==> flow/design.v (excerpt) <==
module bolt_exec(
    input logic clk,
    input logic rst,  
    input logic [31:0] instr,  
    input logic [31:0] rs1,  
    input logic [31:0] rs2,  
    input logic [31:0] pc,  
    output logic [31:0] result,  
    output logic [31:0] next_pc,  
    output logic branch,  
    output logic reg_wr,  
    output logic mem_wr,  
    output logic mem_rd  
);
For scale: about 3800 cells after synthesis, roughly 68 flip-flops.
==> flow/config.mk <==
export PLATFORM = sky130hd
export DESIGN_NAME = bolt_exec
export DESIGN_NICKNAME = bolt_exec
export VERILOG_FILES = /design/flow/design.v
export SDC_FILE = /design/flow/constraint.sdc
export NUM_CORES = 4
export LEC_CHECK = 0
export CAP_MARGIN = 20
export CORE_MARGIN = 2
export CORE_UTILIZATION = 50
export SETUP_SLACK_MARGIN = 0.5
export SLEW_MARGIN = 20
export TNS_END_PERCENT = 35
==> flow/constraint.sdc <==
create_clock -name core_clock -period 5.64 [get_ports {clk}]
set_input_delay 1.1280 -clock core_clock [delete_from_list [all_inputs] [get_ports {clk}]]
set_output_delay 1.1280 -clock core_clock [all_outputs]
set_load 0.01 [all_outputs]
run.sh (not shown) runs the stock make flow with config.mk's settings and CLKGATE_MAP_FILE=.
The starting point never finished: it broke off in global routing.
Next try:
--- a/flow/config.mk
+++ b/flow/config.mk
@@ -8,6 +8,5 @@
 export CAP_MARGIN = 20
 export CORE_MARGIN = 2
-export CORE_UTILIZATION = 50
+export CORE_UTILIZATION = 27
 export SETUP_SLACK_MARGIN = 0.5
 export SLEW_MARGIN = 20
-export TNS_END_PERCENT = 35
==> flow/constraint.sdc (replaced) <==
create_clock -name core_clock -period 6.11 [get_ports {clk}]
set_input_delay 1.2220 -clock core_clock [delete_from_list [all_inputs] [get_ports {clk}]]
set_output_delay 1.2220 -clock core_clock [all_outputs]
set_load 0.01 [all_outputs]
Outcome:
- The changed run completed without violations
- die size grows by well over a third
- area after synthesis is unchanged
- synthesized cell count does not change
Next try:
--- a/flow/config.mk
+++ b/flow/config.mk
@@ -8,5 +8,5 @@
 export CAP_MARGIN = 20
 export CORE_MARGIN = 2
-export CORE_UTILIZATION = 27
-export SETUP_SLACK_MARGIN = 0.5
+export CORE_UTILIZATION = 40
+export SETUP_SLACK_MARGIN = -0.46
 export SLEW_MARGIN = 20
==> flow/constraint.sdc (replaced) <==
create_clock -name core_clock -period 4.5 [get_ports {clk}]
set_input_delay 0.9000 -clock core_clock [delete_from_list [all_inputs] [get_ports {clk}]]
set_output_delay 0.9000 -clock core_clock [all_outputs]
set_load 0.01 [all_outputs]
With this change the flow produced a layout that fails on setup timing.
Worst hold slack degrades by 0.028 ns.
Via count goes up by 9.6%.
First-iteration DRC count is higher by 37%.
Core utilization climbs by 26 points.
Total power went up by 45%.
Flip-flop count stays the same.
Final area grows by 11%.
Synthesized cell count does not change.
Next try:
--- a/flow/config.mk
+++ b/flow/config.mk
@@ -8,5 +8,5 @@
 export CAP_MARGIN = 20
 export CORE_MARGIN = 2
-export CORE_UTILIZATION = 40
-export SETUP_SLACK_MARGIN = -0.46
+export CORE_UTILIZATION = 28
+export SETUP_SLACK_MARGIN = 0.5
 export SLEW_MARGIN = 20
==> flow/constraint.sdc (replaced) <==
create_clock -name core_clock -period 6.5 [get_ports {clk}]
set_input_delay 1.3000 -clock core_clock [delete_from_list [all_inputs] [get_ports {clk}]]
set_output_delay 1.3000 -clock core_clock [all_outputs]
set_load 0.01 [all_outputs]
This time the run completed with no timing, DRC or antenna violations.
Total power came out lower by well over a third.
Global-route usage decreases by 14 points.
Setup slack improved by 1.2 ns.
Via count falls by roughly a tenth.
Sequential cell count stays the same.
Routed wire length went up by a little under a tenth.
Utilization decreases by 27 points.
Worst hold slack gains 0.015 ns.

========
bolt_exec again, from the RTL that the note above started with.
Settings: LEC_CHECK=0, ABC_AREA=1, CAP_MARGIN=40, CELL_PAD_IN_SITES_GLOBAL_PLACEMENT=1, CORE_MARGIN=8, CORE_UTILIZATION=60, CTS_CLUSTER_DIAMETER=185, CTS_CLUSTER_SIZE=22, GPL_TIMING_DRIVEN=0, MAX_ROUTING_LAYER=met4, MIN_ROUTING_LAYER=met2, PLACE_DENSITY=0.48, SETUP_SLACK_MARGIN=0.5, SLEW_MARGIN=20, TNS_END_PERCENT=60; clock period 6.54 ns.
The starting point stopped in global placement without I/O (3_1_place_gp_skip_io).
Then changed:
- ABC_AREA: 1 -> not set
- CAP_MARGIN: 40 -> 20
- CELL_PAD_IN_SITES_GLOBAL_PLACEMENT: 1 -> not set
- CORE_MARGIN: 8 -> 2
- CORE_UTILIZATION: 60 -> 40
- CTS_CLUSTER_DIAMETER: 185 -> not set
- CTS_CLUSTER_SIZE: 22 -> not set
- GPL_TIMING_DRIVEN: 0 -> not set
- MAX_ROUTING_LAYER: met4 -> not set
- MIN_ROUTING_LAYER: met2 -> not set
- PLACE_DENSITY: 0.48 -> not set
- TNS_END_PERCENT: 60 -> not set
- clock period: 6.54 -> 6.72 ns (I/O delays scaled with it)
The new run completed with no timing, DRC or antenna violations.
Area after synthesis goes up by 3.6%.
Synthesized cell count goes down by about 18%.
Die size goes up by 38%.
Then changed:
- CORE_UTILIZATION: 40 -> 28
- CTS_CLUSTER_DIAMETER: not set -> 224
- CTS_CLUSTER_SIZE: not set -> 52
- TNS_END_PERCENT: not set -> 5
- clock period: 6.72 -> 6.5 ns (I/O delays scaled with it)
Result: Register-to-register slack gets worse by 0.31 ns. Design area is higher by 9.2%. Clock power is higher by about 2%. Final cell count is higher by about 12%. Routed wire length is higher by about 12%. First-iteration DRC count is lower by about 21%.
Then changed:
- CTS_CLUSTER_DIAMETER: 224 -> not set
- CTS_CLUSTER_SIZE: 52 -> not set
- TNS_END_PERCENT: 5 -> not set
- clock period: 6.5 -> 6.11 ns (I/O delays scaled with it)
Result: The new run passed the timing, DRC and antenna checks. Sequential share of layout area fell by 0.10 points. First-iteration DRC count increases by 7.1%. Cell count rises by 1.1%. Cell area is higher by 2.7%. Sequential power goes up by 6.2%. Worst setup slack loses 0.015 ns. Worst hold slack hardly moves. Power came out higher by 9.6%. Combinational power grows by about 8%. Area after synthesis stays the same.

========
== violet ==
Starting RTL as in the previous note.
## bolt_exec
module bolt_exec(
    input logic clk,
    input logic rst,  
    input logic [31:0] instr,  
    input logic [31:0] rs1,  
    input logic [31:0] rs2,  
    input logic [31:0] pc,  
    output logic [31:0] result,  
    output logic [31:0] next_pc,  
    output logic branch,  
    output logic reg_wr,  
    output logic mem_wr,  
    output logic mem_rd  
);
    logic cmem_wr, cbr, cmem_rd, creg_wr, cmem_reg, cop_b;
    logic [2:0] cop_a;
    logic [5:0] calu_op;
    logic i_type, r_type, s_type, sb_type, u_type, uj_type;
    logic [31:0] imm;
    logic cond;
    control u_control (
        .op_cc(instr[6:0]), .fun3_c(instr[14:12]), .fun7_c(instr[31:25]), .calu_br(cond),
        .cmem_wr(cmem_wr), .cbr(cbr), .cmem_rd(cmem_rd), .creg_wr(creg_wr), .cmem_reg(cmem_reg),
        .calu_op(calu_op), .cop_a(cop_a), .cop_b(cop_b),
        .i_type(i_type), .r_type(r_type), .s_type(s_type), .sb_type(sb_type), .u_type(u_type),
        .uj_type(uj_type)
    );
    imm_gen u_imm_gen (.instr(instr), .imm(imm));
    alu u_alu (
        .clk(clk), .rst(rst), .aop_a(rs1), .aop_b(rs2), .aimm(imm), .alu_op(calu_op), .apc(pc),
        .cond(cond), .branch(branch), .result(result)
    );
    ifu u_ifu (
        .ibranch(cbr), .i_typej(calu_op == 6'd39), .sb_type(sb_type), .uj_type(calu_op == 6'd40),
        .iop_a(rs1), .imm(imm), .pci(pc), .clk(clk), .rst(rst), .pc(next_pc)
    );
    always_ff @(posedge clk) begin
        if (rst == 1'b1)begin
            reg_wr <= 1'b0;
            mem_wr <= 1'b0;
            mem_rd <= 1'b0;
        end
        else begin
            reg_wr <= creg_wr;
            mem_wr <= cmem_wr;
  ...
clock: 2.8 ns
lec_check: 0
abc_area: 1
cap_margin: 20
core_aspect_ratio: 0.5
core_margin: 2
core_utilization: 72
cts_cluster_diameter: 387
cts_cluster_size: 91
place_density: 0.37
setup_slack_margin: 0.5
slew_margin: 20
tns_end_percent: 5
violet did not run to completion, as it errored out during 3_5_place_dp.
## Diff of input files: harbor against violet
==> flow/config.mk <==
export PLATFORM = sky130hd
export DESIGN_NAME = bolt_exec
export DESIGN_NICKNAME = bolt_exec
export VERILOG_FILES = /design/flow/design.v
export SDC_FILE = /design/flow/constraint.sdc
export NUM_CORES = 4
export LEC_CHECK = 0
export CAP_MARGIN = 20
export CORE_MARGIN = 2
export CORE_UTILIZATION = 50
export SETUP_SLACK_MARGIN = 0.5
export SLEW_MARGIN = 20
==> flow/constraint.sdc <==
create_clock -name core_clock -period 5.64 [get_ports {clk}]
set_input_delay 1.1280 -clock core_clock [delete_from_list [all_inputs] [get_ports {clk}]]
set_output_delay 1.1280 -clock core_clock [all_outputs]
set_load 0.01 [all_outputs]
Seen in the log of harbor: GRT-0116 during 5_1_grt, after which the run never completed.
harbor against violet: post-synth design cell area higher, post-synthesis register bit count saw little to no change, synthesized cell count decreased by 843 relative to the old numbers.
Changes in yarrow relative to harbor:
--- a/flow/config.mk
+++ b/flow/config.mk
@@ -8,5 +8,5 @@
 export CAP_MARGIN = 20
 export CORE_MARGIN = 2
-export CORE_UTILIZATION = 50
-export SETUP_SLACK_MARGIN = 0.5
+export CORE_UTILIZATION = 40
+export SETUP_SLACK_MARGIN = -0.79
 export SLEW_MARGIN = 20
==> flow/constraint.sdc <==
create_clock -name core_clock -period 8.16 [get_ports {clk}]
set_input_delay 1.6320 -clock core_clock [delete_from_list [all_inputs] [get_ports {clk}]]
set_output_delay 1.6320 -clock core_clock [all_outputs]
set_load 0.01 [all_outputs]
[summary]
The remaining runs in harbor and yarrow completed every stage, whereas harbor halted early.
Going from harbor to yarrow, the die area was found to have gone up by about 25%.
Going from harbor to yarrow, height of the die increased about 12%; cell total after placement decreased 416; adder-cell share of the synthesized area essentially unchanged; post-placement worst setup slack increased 1.37 ns.

========
bolt_exec again, from the RTL that the note above started with.
==> flow/config.mk <==
export PLATFORM = sky130hd
export DESIGN_NAME = bolt_exec
export DESIGN_NICKNAME = bolt_exec
export VERILOG_FILES = /design/flow/design.v
export SDC_FILE = /design/flow/constraint.sdc
export NUM_CORES = 4
export LEC_CHECK = 0
export CAP_MARGIN = 5
export CORE_MARGIN = 2
export CORE_UTILIZATION = 72
export CTS_CLUSTER_SIZE = 25
export PLACE_DENSITY_LB_ADDON = 0.01
export SETUP_SLACK_MARGIN = 0.73
export SLEW_MARGIN = 20
==> flow/constraint.sdc <==
create_clock -name core_clock -period 2.52 [get_ports {clk}]
set_input_delay 0.5040 -clock core_clock [delete_from_list [all_inputs] [get_ports {clk}]]
set_output_delay 0.5040 -clock core_clock [all_outputs]
set_load 0.01 [all_outputs]
The baseline did not get past detailed placement.
Next try:
--- a/flow/config.mk
+++ b/flow/config.mk
@@ -8 +8 @@
-export CAP_MARGIN = 5
+export CAP_MARGIN = 20
@@ -10,4 +10,2 @@
-export CORE_UTILIZATION = 72
-export CTS_CLUSTER_SIZE = 25
-export PLACE_DENSITY_LB_ADDON = 0.01
-export SETUP_SLACK_MARGIN = 0.73
+export CORE_UTILIZATION = 52
+export SETUP_SLACK_MARGIN = 0.5
==> flow/constraint.sdc (replaced) <==
create_clock -name core_clock -period 6.72 [get_ports {clk}]
set_input_delay 1.3440 -clock core_clock [delete_from_list [all_inputs] [get_ports {clk}]]
set_output_delay 1.3440 -clock core_clock [all_outputs]
set_load 0.01 [all_outputs]
Now the flow aborted during global routing on GRT-0116.
Die size came out higher by 38%.
Synthesized cell count stays the same.
Area after synthesis is unchanged.
Next try:
--- a/flow/config.mk
+++ b/flow/config.mk
@@ -10,2 +10,2 @@
-export CORE_UTILIZATION = 52
-export SETUP_SLACK_MARGIN = 0.5
+export CORE_UTILIZATION = 58
+export SETUP_SLACK_MARGIN = -0.53
==> flow/constraint.sdc (replaced) <==
create_clock -name core_clock -period 5.39 [get_ports {clk}]
set_input_delay 1.0780 -clock core_clock [delete_from_list [all_inputs] [get_ports {clk}]]
set_output_delay 1.0780 -clock core_clock [all_outputs]
set_load 0.01 [all_outputs]
The changed run failed in global routing, error GRT-0116.
Synthesized cell count is unchanged.
Die area fell by about 10%.
Area after synthesis does not change.

========
Setup of JK:
bolt_exec again, from the RTL that the note above started with.
==> flow/design.v (excerpt) <==
module bolt_exec(
    input logic clk,
    input logic rst,  
    input logic [31:0] instr,  
    input logic [31:0] rs1,  
    input logic [31:0] rs2,  
    input logic [31:0] pc,  
    output logic [31:0] result,  
    output logic [31:0] next_pc,  
    output logic branch,  
    output logic reg_wr,  
    output logic mem_wr,  
    output logic mem_rd  
);
==> flow/config.mk <==
export PLATFORM = sky130hd
export DESIGN_NAME = bolt_exec
export DESIGN_NICKNAME = bolt_exec
export VERILOG_FILES = /design/flow/design.v
export SDC_FILE = /design/flow/constraint.sdc
export NUM_CORES = 4
export LEC_CHECK = 0
export ABC_AREA = 1
export CAP_MARGIN = 40
export CORE_MARGIN = 2
export CORE_UTILIZATION = 72
export CTS_CLUSTER_DIAMETER = 198
export CTS_CLUSTER_SIZE = 14
export PLACE_DENSITY_LB_ADDON = 0.27
export SETUP_SLACK_MARGIN = 0.91
export SLEW_MARGIN = 5
==> flow/constraint.sdc <==
create_clock -name core_clock -period 5.2 [get_ports {clk}]
set_input_delay 1.0400 -clock core_clock [delete_from_list [all_inputs] [get_ports {clk}]]
set_output_delay 1.0400 -clock core_clock [all_outputs]
set_load 0.01 [all_outputs]
As the logs show, JK stopped at clock tree synthesis after a tool error, so it never reached the end of the flow.
Setup changes, JK to MS
--- a/flow/config.mk
+++ b/flow/config.mk
@@ -8 +7,0 @@
-export ABC_AREA = 1
@@ -12,5 +11,4 @@
-export CTS_CLUSTER_DIAMETER = 198
-export CTS_CLUSTER_SIZE = 14
-export PLACE_DENSITY_LB_ADDON = 0.27
-export SETUP_SLACK_MARGIN = 0.91
-export SLEW_MARGIN = 5
+export CTS_CLUSTER_SIZE = 25
+export PLACE_DENSITY_LB_ADDON = 0.01
+export SETUP_SLACK_MARGIN = 0.73
+export SLEW_MARGIN = 20
==> flow/constraint.sdc <==
create_clock -name core_clock -period 2.52 [get_ports {clk}]
set_input_delay 0.5040 -clock core_clock [delete_from_list [all_inputs] [get_ports {clk}]]
set_output_delay 0.5040 -clock core_clock [all_outputs]
set_load 0.01 [all_outputs]
Findings:
On area fraction in xor and xnor cells, the higher figure sits with JK, not MS. Of MS and JK, it is MS that has the higher area of the mapped netlist. In the flow results for MS and JK, the synthesized cell count is larger on JK. MS: aborted in detailed placement (tool error). Delta (MS minus JK): die area rose by about 3.6%; unique cell type count in the Yosys netlist rose by 120%; area share of and-or/or-and cells after synthesis rose by 22 points. Per the comparison of MS with JK, summed standard-cell area reported by yosys saw an increase, number of nets produced by synthesis saw a decrease, pre-placement core utilization saw an increase. Diff JK -> MS | height of the die | increase of 1.8%.
Inputs modified between MS and AL:
--- a/flow/config.mk
+++ b/flow/config.mk
@@ -8 +8,2 @@
-export CAP_MARGIN = 40
+export ABC_AREA = 1
+export CAP_MARGIN = 20
@@ -11,3 +12,2 @@
-export CTS_CLUSTER_SIZE = 25
-export PLACE_DENSITY_LB_ADDON = 0.01
-export SETUP_SLACK_MARGIN = 0.73
+export PLACE_DENSITY_LB_ADDON = 0.27
+export SETUP_SLACK_MARGIN = 0.91
==> flow/constraint.sdc <==
create_clock -name core_clock -period 6.22 [get_ports {clk}]
set_input_delay 1.2440 -clock core_clock [delete_from_list [all_inputs] [get_ports {clk}]]
set_output_delay 1.2440 -clock core_clock [all_outputs]
set_load 0.01 [all_outputs]
[summary]
No final results exist for AL, since it was stopped by error GRT-0116 during global routing.
For floorplan net count, dividing the value from AL by the value from MS gives 1.2.
The share of synthesized cell area in and-or and or-and compound cells of AL falls short of that of MS by 22 points.
The average size of a mapped cell number comes out higher for MS vs AL.
Changes observed in AL relative to MS: yosys stat chip area went down by 880 um^2; gate count of the mapped netlist went up by 843; post-synth design cell area went down by 3.5%; row count went down by about 1.5%; placeable core region went down by 1100 um^2.
Going from MS to AL, post-synthesis simple-gate area fraction +19 points; number of cells in the yosys synthesis report went up 843; total die size moved down.
[inputs] TR vs AL
--- a/flow/config.mk
+++ b/flow/config.mk
@@ -8 +7,0 @@
-export ABC_AREA = 1
@@ -11,3 +10,2 @@
-export CORE_UTILIZATION = 72
-export PLACE_DENSITY_LB_ADDON = 0.27
-export SETUP_SLACK_MARGIN = 0.91
+export CORE_UTILIZATION = 40
+export SETUP_SLACK_MARGIN = 1.03
@@ -14,0 +13 @@
+export TNS_END_PERCENT = 5
==> flow/constraint.sdc <==
create_clock -name core_clock -period 6.5 [get_ports {clk}]
set_input_delay 1.3000 -clock core_clock [delete_from_list [all_inputs] [get_ports {clk}]]
set_output_delay 1.3000 -clock core_clock [all_outputs]
set_load 0.01 [all_outputs]
--- outcome ---
- TR | stages: all done | timing, DRC, antenna: all pass
- Post-synthesis instance area, TR vs AL: up by a few percent
- TR ends up with higher summed standard-cell area reported by yosys than AL does.
- Compared to AL, TR has floorplan-stage core utilization 33 points lower.
- Summary of the comparison: count of standard-cell rows is higher in TR, relative to AL.
- Compared to AL, TR has adder-cell area share of the yosys netlist 0.45 points lower.
- Pre-CTS setup slack, TR and AL: smaller value in TR
- Cmp TR and AL / xor/xnor cell area share of the yosys netlist / lower: TR
- When TR is set beside AL, its share of the yosys chip area belonging to registers turns out to be 0.20 points smaller.
- TR vs AL, buffers inserted during post-CTS setup optimization went down by 17.
Setup changes, TR to PW
--- a/flow/config.mk
+++ b/flow/config.mk
@@ -10,2 +10,2 @@
-export CORE_UTILIZATION = 40
-export SETUP_SLACK_MARGIN = 1.03
+export CORE_UTILIZATION = 58
+export SETUP_SLACK_MARGIN = 1.49
==> flow/constraint.sdc <==
create_clock -name core_clock -period 7.99 [get_ports {clk}]
set_input_delay 1.5980 -clock core_clock [delete_from_list [all_inputs] [get_ports {clk}]]
set_output_delay 1.5980 -clock core_clock [all_outputs]
set_load 0.01 [all_outputs]
==> results <==
Re post-placement cell area: TR was higher than PW.
Between PW and TR, it is PW whose number of buffers added for setup after CTS is lower, by 3.
[compare] base=TR new=PW: horizontal die dimension went down by 17%, die size went down by 31%, cts-stage hold buffer count was more or less identical.
Delta (PW minus TR): area inside the core boundary decreased about 30%, placed cell count decreased 670.
FAIL: PW; every other run in TR and PW is clean
Reported for TR and PW, deepest level of the CTS H-tree turned out identical to the last digit.
Combined area of all synthesized cells came out exactly the same in TR and PW.
Placed wire-length estimate in PW is about 24% below TR.
Power is estimated from default activity; no workload was simulated.
